Design booth, start of the top module:
module booth(
    input clk,
    input load,
    input reset,
    input [31:0] M,  
    input [31:0] Q,  
    output reg [63:0] P,  
    output done           
    );
export LEC_CHECK = 0
export CAP_MARGIN = 20
export CORE_ASPECT_RATIO = 0.7
export CORE_MARGIN = 9
export CORE_UTILIZATION = 40
export GPL_ROUTABILITY_DRIVEN = 0
export MAX_ROUTING_LAYER = met4
export SETUP_SLACK_MARGIN = 0.11
export SLEW_MARGIN = 20
create_clock -name core_clock -period 10.0 [get_ports {clk}]
run.sh (not shown) runs the stock make flow with config.mk's settings and CLKGATE_MAP_FILE=.
Then changed:
--- a/flow/config.mk
+++ b/flow/config.mk
@@ -9,6 +9,2 @@
-export CORE_ASPECT_RATIO = 0.7
-export CORE_MARGIN = 9
-export CORE_UTILIZATION = 40
-export GPL_ROUTABILITY_DRIVEN = 0
-export MAX_ROUTING_LAYER = met4
-export SETUP_SLACK_MARGIN = 0.11
+export CORE_MARGIN = 2
+export CORE_UTILIZATION = 14
The changed run finished clean.
Fmax came out higher by 1.8%.
Synthesized area is unchanged.
Wire length went up by 5.6%.
Setup slack gets better by 0.11 ns.
Non-clock buffer count went down by 1.
Global-route usage drops by 14 points.
Hold slack is worse by 0.0030 ns.
Die area is higher by 140%.
Then changed:
--- a/flow/config.mk
+++ b/flow/config.mk
@@ -10 +10 @@
-export CORE_UTILIZATION = 14
+export CORE_UTILIZATION = 11
==> flow/constraint.sdc (replaced) <==
create_clock -name core_clock -period 13.7 [get_ports {clk}]
set_input_delay 2.7400 -clock core_clock [delete_from_list [all_inputs] [get_ports {clk}]]
set_output_delay 2.7400 -clock core_clock [all_outputs]
set_load 0.01 [all_outputs]
What happened:
- wire length fell by about 0.9%
- core utilization fell by 3.3 points
- synthesized cell count is unchanged
- clock skew fell by 0.0041 ns
- flip-flop count does not change
- worst setup slack improved by 3.8 ns
- total power fell by about 27%
- via count rose by 1.3%
- hold slack stays flat
- synthesized area stays the same

---

Setup of run A:
booth again, from the RTL that the note above started with.
make LEC_CHECK=0 CAP_MARGIN=20 CORE_ASPECT_RATIO=1.68 CORE_MARGIN=2 CORE_UTILIZATION=40 CTS_CLUSTER_DIAMETER=392 CTS_CLUSTER_SIZE=98 SLEW_MARGIN=20 finish   # period 10.0 ns
Run A ran to completion and came out clean on the timing, DRC and antenna checks.
diff inputs: run A => run B
Settings: removing CTS_CLUSTER_DIAMETER (formerly 392); removing CORE_ASPECT_RATIO (formerly 1.68); removing CTS_CLUSTER_SIZE (formerly 98).
Results
- In summary, run B completed successfully, with a layout that passed the timing, DRC and antenna checks.
- Run B vs. run A: time the final worst path needs with I/O delays and setup went up by 74 ps.
- Reported for run A and run B, clock-buffer cell count turned out identical to the last digit.
- Run B vs. run A: share of the cycle needed by the critical path after routing has increased, critical path depth picked up an extra 1.
- The run showing the smaller power is run B.
- Run B -> run A: total setup violations reported at the end of the flow delta 0, exact match
- On final standard cell utilization of the core, run A and run B are basically level.
Input-level comparison between run C and run B:
Settings: the clock period (ns, I/O delays scaled along) changed from 10.0 to 6.53.
Findings:
- Run C finished every step from synthesis to the final layout, and the layout passed the timing, DRC and antenna checks.
- Non-clock buffer instance count of the final layout: run B and run C compared, higher one is run C
- Between run B and run C, the utilization does not differ in any meaningful way.
- Run C against run B; detailed-routed wire length on met2 is up by a few percent.
- Run C vs. run B: cell area neither gained nor lost much; setup slack lost 3100 ps; global placer's final weighted congestion picked up an extra 0.064; routed wire length picked up an extra about 0.8%.
- Compared to run B, run C has global-route usage 0.40 points higher.
- Looking at via count of the first global-routing pass, run C sits 1.7% lower than run B does.
#### Input delta (run D over run C)
Settings: an added CTS_CLUSTER_DIAMETER of 183; an added CTS_CLUSTER_SIZE of 98; a change of CORE_UTILIZATION from 40 to 42; an added CORE_ASPECT_RATIO of 0.5; a change of the clock period (ns, I/O delays scaled along) from 6.53 to 10.0.
## What came out
- Comparing run C against run D, there is no change at all in number of flip-flops and latches in the synthesized netlist.
- Between run C and run D, the flow reports clock power decreasing by more than a quarter.
- Run C did not stop at any stage, and its layout met the timing, DRC and antenna checks.
- No stage failed in run D, and the final checks on the layout all came back clean.
- Between run D and run C, the total via count after detailed routing is higher for run C.
- From run C to run D the numbers moved as follows: routed wire length lost about 3.2%; worst hold path depth comparable.
What run E does differently from run D at the input level:
Settings: a change of CTS_CLUSTER_DIAMETER from 183 to 393; a change of CORE_UTILIZATION from 42 to 70; a deleted CORE_ASPECT_RATIO that had been 0.5.
==> results <==
- Diff run D..run E | worst hold slack | negligible
- Changes observed in run E relative to run D: post-route core utilization rose 31 points; fraction of power consumed by the clock network fell 0.5 points; non-filler instance count after layout fell about 8%.
- Against run D, final critical-path setup slack in run E came out better.
- The lower highest achievable clock rate of run E and run D is in run D.
- Run E improves on run D in post-layout instance area.
- Lower total half-perimeter wirelength after legalization and detailed placement goes to run E over run D.
- Clock transition time at the flip-flop clock pins of the worst setup and hold paths: run E vs run D — no meaningful difference

---

== v6 ==
booth again, from the RTL that the note above started with.
==> flow/design.v (excerpt) <==
module booth(
    input clk,
    input load,
    input reset,
    input [31:0] M,  
    input [31:0] Q,  
    output reg [63:0] P,  
    output done           
    );
Settings: LEC_CHECK=0, ABC_AREA=1, CAP_MARGIN=20, CORE_MARGIN=2, CORE_UTILIZATION=72, CTS_CLUSTER_DIAMETER=199, CTS_CLUSTER_SIZE=96, SETUP_SLACK_MARGIN=0.24, SLEW_MARGIN=20, TNS_END_PERCENT=10; clock period 3.34 ns.
v6 never completed, since it errored out during 5_1_grt.
Setup changes, v6 to v7
Settings: ABC_AREA: 1 -> unset; CORE_ASPECT_RATIO: unset -> 0.73; HOLD_SLACK_MARGIN: unset -> -0.09; CORE_UTILIZATION: 72 -> 70; CTS_CLUSTER_SIZE: 96 -> 35; TNS_END_PERCENT: 10 -> unset; SETUP_SLACK_MARGIN: 0.24 -> unset; CTS_CLUSTER_DIAMETER: 199 -> unset; the clock period (ns, I/O delays scaled along): 3.34 -> 4.57.
Findings:
v7 terminated abnormally: 4_1_cts reported DPL-0033.
v7 -> v6: post-synthesis register bit count delta 0, exact match
Of v7 and v6, v7 shows the higher area fraction in full adders, half adders and majority gates, with v6 below it.
v7 vs v6 on floorplan net count: v7 is the lower one.
Comparing v7 and v6, the lower number of cells produced by synthesis was measured on v7.
Changes observed in v7 relative to v6: chip area from the yosys synthesis statistics now sits lower; average size of a mapped cell moved up; floorplan die area decreased by about 20% relative to the old numbers; core region area shrank by 0.0057 mm².
Relative to v6, the portion of netlist area occupied by mux cells of v7 is higher by 2.6 points.
v6 has higher post-synthesis cell count from yosys than v7.

---

The RTL this note starts from:
==> flow/design.v <==
`timescale 1ns / 1ps
module booth(
    input clk,
    input load,
    input reset,
    input [31:0] M,  
    input [31:0] Q,  
    output reg [63:0] P,  
    output done           
    );
    reg signed [63:0] A;                
    reg signed [31:0] Q_temp;            
    reg signed [31:0] M_temp;            
    reg [4:0] Count;                       
    reg Q_minus_one;                     
    always @(posedge clk)
    begin
        if (reset == 1) 
        begin
            A = 64'b0;
            Q_minus_one = 0;
            P = 64'b0;
            Q_temp = 32'b0;
            M_temp = 32'b0;
            Count = 5'd16;
        end
        else if (load == 1)
        begin
            Q_temp = Q;
            M_temp = M;
            A = 64'b0;    
            Q_minus_one = 0;  
            Count = 5'd16;    
        end
        else if (Count > 5'd0)
        begin
            case ({Q_temp[1:0], Q_minus_one})
                3'b000, 3'b111:   
                    begin
                    end
                3'b001, 3'b010:   
                    begin
                        A = A + {{32{M_temp[31]}}, M_temp};
                    end
                3'b011:   
                    begin
                        A = A + ({{32{M_temp[31]}}, M_temp} << 1); 
                    end
                3'b100:   
                    begin
                        A = A - ({{32{M_temp[31]}}, M_temp} << 1); 
                    end
                3'b101, 3'b110:   
                    begin
                        A = A - {{32{M_temp[31]}}, M_temp}; 
                    end
            endcase
            Q_minus_one = Q_temp[1];
            Q_temp = {A[1:0], Q_temp[31:2]};   
            A = {A[63], A[63:2]};   
            Count = Count - 1'b1;
        end
        else
        begin
            Count = 5'b0;
        end
        P = {A[31:0], Q_temp};
    end
    assign done = (Count == 5'd0);
endmodule
clock: 3.98 ns
lec_check: 0
abc_area: 0
cap_margin: 5
core_margin: 2
core_utilization: 70
cts_cluster_diameter: 330
cts_cluster_size: 37
hold_slack_margin: 0.29
min_routing_layer: met1
place_density: 0.62
setup_slack_margin: 0.08
slew_margin: 20
tns_end_percent: 5
The baseline ended with an error in clock tree synthesis (4_1_cts) on DPL-0038.
Next try:
CORE_UTILIZATION = 30   (was 70)
CTS_CLUSTER_DIAMETER = 249   (was 330)
CTS_CLUSTER_SIZE = 98   (was 37)
HOLD_SLACK_MARGIN = default   (was 0.29)
PLACE_DENSITY = 0.36   (was 0.62)
TNS_END_PERCENT = 100   (was 5)
clock period = 7.9 ns   (was 3.98 ns; I/O delays follow)
What happened: With this change the flow passed the timing, DRC and antenna checks; die size climbs by 130%; synthesized area does not change; synthesized cell count is unchanged.
Next try:
ABC_AREA = 1   (was 0)
CORE_ASPECT_RATIO = 0.5   (was default)
CORE_UTILIZATION = 40   (was 30)
PLACE_DENSITY = 0.73   (was 0.36)
TNS_END_PERCENT = 30   (was 100)
What happened:
- The changed run completed without violations
- sequential power goes up by about 0.5%
- via count goes up by 50%
- die size goes down by 3.5%

---

Setup of job 101:
RTL: the design.v shown in full above, as it stands there.
make LEC_CHECK=0 ABC_AREA=1 CAP_MARGIN=5 CELL_PAD_IN_SITES_DETAIL_PLACEMENT=1 CORE_MARGIN=4 CORE_UTILIZATION=60 CTS_CLUSTER_DIAMETER=241 CTS_CLUSTER_SIZE=57 GPL_TIMING_DRIVEN=0 MIN_ROUTING_LAYER=met1 PLACE_DENSITY=0.56 SETUP_SLACK_MARGIN=0.08 SLEW_MARGIN=20 TNS_END_PERCENT=65 finish   # period 7.9 ns
Job 101: it failed with a tool error in 3_5_place_dp, so there are no final results.
Input changes introduced in job 102 (baseline for comparison: job 101):
# job 101
export LEC_CHECK = 0
export ABC_AREA = 1
export CAP_MARGIN = 5
export CELL_PAD_IN_SITES_DETAIL_PLACEMENT = 1
export CORE_MARGIN = 4
export CORE_UTILIZATION = 60
export CTS_CLUSTER_DIAMETER = 241
export CTS_CLUSTER_SIZE = 57
export GPL_TIMING_DRIVEN = 0
export MIN_ROUTING_LAYER = met1
export PLACE_DENSITY = 0.56
export SETUP_SLACK_MARGIN = 0.08
export SLEW_MARGIN = 20
export TNS_END_PERCENT = 65
create_clock -name core_clock -period 7.9 [get_ports {clk}]
# job 102
export LEC_CHECK = 0
export CAP_MARGIN = 5
export CELL_PAD_IN_SITES_DETAIL_PLACEMENT = 2
export CORE_MARGIN = 2
export CORE_UTILIZATION = 60
export CTS_CLUSTER_DIAMETER = 241
export CTS_CLUSTER_SIZE = 88
export MIN_ROUTING_LAYER = met1
export PLACE_DENSITY = 0.56
export SETUP_SLACK_MARGIN = 0.08
export SLEW_MARGIN = 20
export TNS_END_PERCENT = 15
create_clock -name core_clock -period 7.9 [get_ports {clk}]
For job 101, the flow was terminated by a tool error in 3_5_place_dp and produced no final design.
What ended job 102 was a tool error in 3_5_place_dp; the run never finished.
NOTE: floorplan die height in job 102 falls short of that of job 101
Looking only at yosys-reported design area after synthesis, and setting everything else aside, the higher value of job 101 and job 102 goes to job 101.
Changes observed in job 102 relative to job 101: mean instance size in the synthesized netlist shows an increase of 2.0 µm², die size shows a reduction of 8800 µm², share of synthesized area spent on multiplexers shows an increase of 2.6 points, adder-cell share of the synthesized area shows an increase of 2.4 points.
For job 103, these inputs were changed with respect to job 102:
# job 102
export LEC_CHECK = 0
export CAP_MARGIN = 5
export CELL_PAD_IN_SITES_DETAIL_PLACEMENT = 2
export CORE_MARGIN = 2
export CORE_UTILIZATION = 60
export CTS_CLUSTER_DIAMETER = 241
export CTS_CLUSTER_SIZE = 88
export MIN_ROUTING_LAYER = met1
export PLACE_DENSITY = 0.56
export SETUP_SLACK_MARGIN = 0.08
export SLEW_MARGIN = 20
export TNS_END_PERCENT = 15
create_clock -name core_clock -period 7.9 [get_ports {clk}]
# job 103
export LEC_CHECK = 0
export ABC_AREA = 1
export CAP_MARGIN = 5
export CELL_PAD_IN_SITES_DETAIL_PLACEMENT = 1
export CORE_MARGIN = 2
export CORE_UTILIZATION = 46
export CTS_CLUSTER_DIAMETER = 249
export CTS_CLUSTER_SIZE = 98
export MIN_ROUTING_LAYER = met1
export PLACE_DENSITY = 0.36
export SETUP_SLACK_MARGIN = 2.11
export SLEW_MARGIN = 20
export TNS_END_PERCENT = 30
create_clock -name core_clock -period 7.9 [get_ports {clk}]
Results
Per the comparison of job 103 with job 102, synthesized net count went up by about 70%; fraction of the mapped netlist area in simple logic gates went up by 26 points; post-synthesis cell type count went down by 48%; die area went up by 17,000 µm²; netlist area before placement went up by 28%. Job 103: PASS, flow complete, no timing, DRC or antenna violations. Of job 103 and job 102, the run reporting the lower sequential fraction of the synthesis area was job 103. Diff job 102 -> job 103: fraction of the mapped netlist area in adder cells lower, xor/xnor cell area share of the yosys netlist lower, chip area from the yosys synthesis statistics higher, width of the die higher.
Modified inputs, job 104 compared to job 103
# job 103
export LEC_CHECK = 0
export ABC_AREA = 1
export CAP_MARGIN = 5
export CELL_PAD_IN_SITES_DETAIL_PLACEMENT = 1
export CORE_MARGIN = 2
export CORE_UTILIZATION = 46
export CTS_CLUSTER_DIAMETER = 249
export CTS_CLUSTER_SIZE = 98
export MIN_ROUTING_LAYER = met1
export PLACE_DENSITY = 0.36
export SETUP_SLACK_MARGIN = 2.11
export SLEW_MARGIN = 20
export TNS_END_PERCENT = 30
create_clock -name core_clock -period 7.9 [get_ports {clk}]
# job 104
export LEC_CHECK = 0
export CAP_MARGIN = 5
export CORE_MARGIN = 2
export CORE_UTILIZATION = 40
export CTS_CLUSTER_SIZE = 88
export MIN_ROUTING_LAYER = met1
export PLACE_DENSITY_LB_ADDON = 0.05
export SETUP_SLACK_MARGIN = 0.08
export SLEW_MARGIN = 20
create_clock -name core_clock -period 7.9 [get_ports {clk}]
Findings:
- Delay contributed by the slowest stage of the critical path across job 104 and job 103: no real change.
- Job 104 vs job 103, instance count: job 104 lower
- The sequential power in job 104 sits about 2% below the value recorded for job 103.
- Cmp job 104 and job 103 / total nets after synthesis / higher: job 103
- On global-route wire length before repair: job 104 sits below job 103.
- Sort job 104 and job 103 by non-clock buffer count desc -> top: job 104
- Clock network fraction of design power (lower): job 103
- Cmp job 104 and job 103 / growth of design area from synthesis to finish / higher: job 104
- The lower net switching component of the power came out of job 104.
What job 105 does differently from job 104 at the input level:
# job 104
export LEC_CHECK = 0
export CAP_MARGIN = 5
export CORE_MARGIN = 2
export CORE_UTILIZATION = 40
export CTS_CLUSTER_SIZE = 88
export MIN_ROUTING_LAYER = met1
export PLACE_DENSITY_LB_ADDON = 0.05
export SETUP_SLACK_MARGIN = 0.08
export SLEW_MARGIN = 20
create_clock -name core_clock -period 7.9 [get_ports {clk}]
# job 105
export LEC_CHECK = 0
export CAP_MARGIN = 5
export CORE_MARGIN = 2
export CORE_UTILIZATION = 70
export CTS_CLUSTER_SIZE = 88
export MIN_ROUTING_LAYER = met1
export SETUP_SLACK_MARGIN = 0.08
export SLEW_MARGIN = 20
create_clock -name core_clock -period 5.56 [get_ports {clk}]
## What came out
- Job 105 reports its end point of the critical path as A[38] while job 104 reports A[57].
- Worst setup slack, job 104 and job 105: smaller value in job 105
- Job 105 was carried through to the last stage, and its layout satisfied the timing, DRC and antenna checks.
- Job 104 → job 105: design area went up 79 µm², reg2reg setup slack has decreased, routed wire length decreased by 7.1% relative to the old numbers, clock skew down 5.6 ps.

---

Setup of oak:
RTL: the design.v shown in full above, as it stands there.
==> flow/config.mk <==
export PLATFORM = sky130hd
export DESIGN_NAME = booth
export DESIGN_NICKNAME = booth
export VERILOG_FILES = /design/flow/design.v
export SDC_FILE = /design/flow/constraint.sdc
export NUM_CORES = 4
export LEC_CHECK = 0
export CAP_MARGIN = 20
export CORE_MARGIN = 2
export CORE_UTILIZATION = 24
export SLEW_MARGIN = 20
==> flow/constraint.sdc <==
create_clock -name core_clock -period 6.53 [get_ports {clk}]
set_input_delay 1.3060 -clock core_clock [delete_from_list [all_inputs] [get_ports {clk}]]
set_output_delay 1.3060 -clock core_clock [all_outputs]
set_load 0.01 [all_outputs]
oak: no failed stages, no open violations at the end
The following lists how pine was set up differently from oak:
- putting CORE_ASPECT_RATIO at 0.7 where nothing was set
- putting SETUP_SLACK_MARGIN at 0.11 where nothing was set
- swapping 2 for 5 in CORE_MARGIN
- swapping 24 for 40 in CORE_UTILIZATION
- swapping 6.53 for 10.0 in the clock period (ns, I/O delays scaled along)
### Flow results
- Between oak and pine, power decreased.
- Looking at setup slack, pine sits 2.75 ns above oak.
- In pine, non-clock buffer count is lower than in oak.
- pine has setup slack of the worst register-to-register path above what oak had.
- Going from oak to pine, overall chip area lower, global-route usage has increased, pre-placement core utilization moved up, final design instance area without fill down 3.3%.
[inputs] birch vs pine
- CTS_CLUSTER_DIAMETER newly set to 136
- CORE_MARGIN changed from 5 to 9
- CELL_PAD_IN_SITES_GLOBAL_PLACEMENT newly set to 1
- MAX_ROUTING_LAYER newly set to met4
- GPL_ROUTABILITY_DRIVEN newly set to 0
- CTS_CLUSTER_SIZE newly set to 31
## What came out
- Comparing count of non-CTS buffers in the layout for pine and birch, the smaller number came from pine.
- birch ended up with a lower final cycle utilization of the critical path than pine did.
- Higher number of global-route vias before repair goes to birch over pine.
- Between pine and birch, the flow reports width of the die increasing by a few percent.
- Any difference in combinational share of cell area between birch and pine is small enough to ignore.
- There was hardly any difference in number of placed cells counting well taps between birch and pine.
- birch vs pine — part of the total power dissipated in the clock network rose 1.0 points.
- Power sits higher in birch than in pine.
- From pine to birch the numbers moved as follows: die outline height increased by about 4.6% relative to the old numbers; leakage power roughly the same; area of the die higher.
Relative to birch, the following input files were edited for maple:
- CELL_PAD_IN_SITES_GLOBAL_PLACEMENT: 1 -> 3
- HOLD_SLACK_MARGIN: unset -> -0.01
- CTS_CLUSTER_SIZE: 31 -> 77
- PLACE_DENSITY_LB_ADDON: unset -> 0.08
- MIN_ROUTING_LAYER: unset -> met2
- CAP_MARGIN: 20 -> 15
Findings:
- maple: GRT-0116 in global routing (5_1_grt) -> run aborted
- As far as xor and xnor fraction of the mapped netlist area goes, birch and maple are indistinguishable; the numbers are identical.
- CTS buffer count came out exactly the same in birch and maple.
- Going from birch to maple, maximum buffer depth of the clock tree about even, synthesized-area fraction occupied by and/or/nand/nor cells saw little to no change.
- Comparing birch with maple, the placed cell area came out essentially unchanged.
- The cell total after placement was comparable across birch and maple.
- Re register share after synthesis: no difference whatsoever between maple and birch.
- For placed wire-length estimate after detailed placement, birch and maple come out practically identical.
- Synthesized area: maple vs birch identical
- Delta (maple minus birch): worst setup timing slack at the placement stage has decreased, width of the chip level.
## Diff of input files: cedar against maple
- changing CORE_MARGIN from 9 to 2
- changing SETUP_SLACK_MARGIN from 0.11 to 2.29
- removing CORE_ASPECT_RATIO (formerly 0.7)
- removing GPL_ROUTABILITY_DRIVEN (formerly 0)
- changing CTS_CLUSTER_DIAMETER from 136 to 395
- removing MAX_ROUTING_LAYER (formerly met4)
- removing CELL_PAD_IN_SITES_GLOBAL_PLACEMENT (formerly 3)
- removing PLACE_DENSITY_LB_ADDON (formerly 0.08)
- removing HOLD_SLACK_MARGIN (formerly -0.01)
- changing CAP_MARGIN from 15 to 20
- removing MIN_ROUTING_LAYER (formerly met2)
- changing CTS_CLUSTER_SIZE from 77 to 98
### Flow results
- No stage failed in cedar, and the final checks on the layout all came back clean.
- On mean post-synth cell area, maple tracks cedar almost exactly.
- Comparing maple against cedar, there is no change at all in area fraction in full adders, half adders and majority gates.
- As far as net count after synthesis goes, maple and cedar are indistinguishable; the numbers are identical.
- Total core area (higher): cedar
- Diff maple -> cedar | cell count after placement | up slightly
- From maple to cedar the numbers moved as follows: total cell area reported by yosys after synthesis essentially unchanged, full die area decreased 0.0059 sq mm.
Power figures rest on the tool's default switching activity, not on a simulated workload.
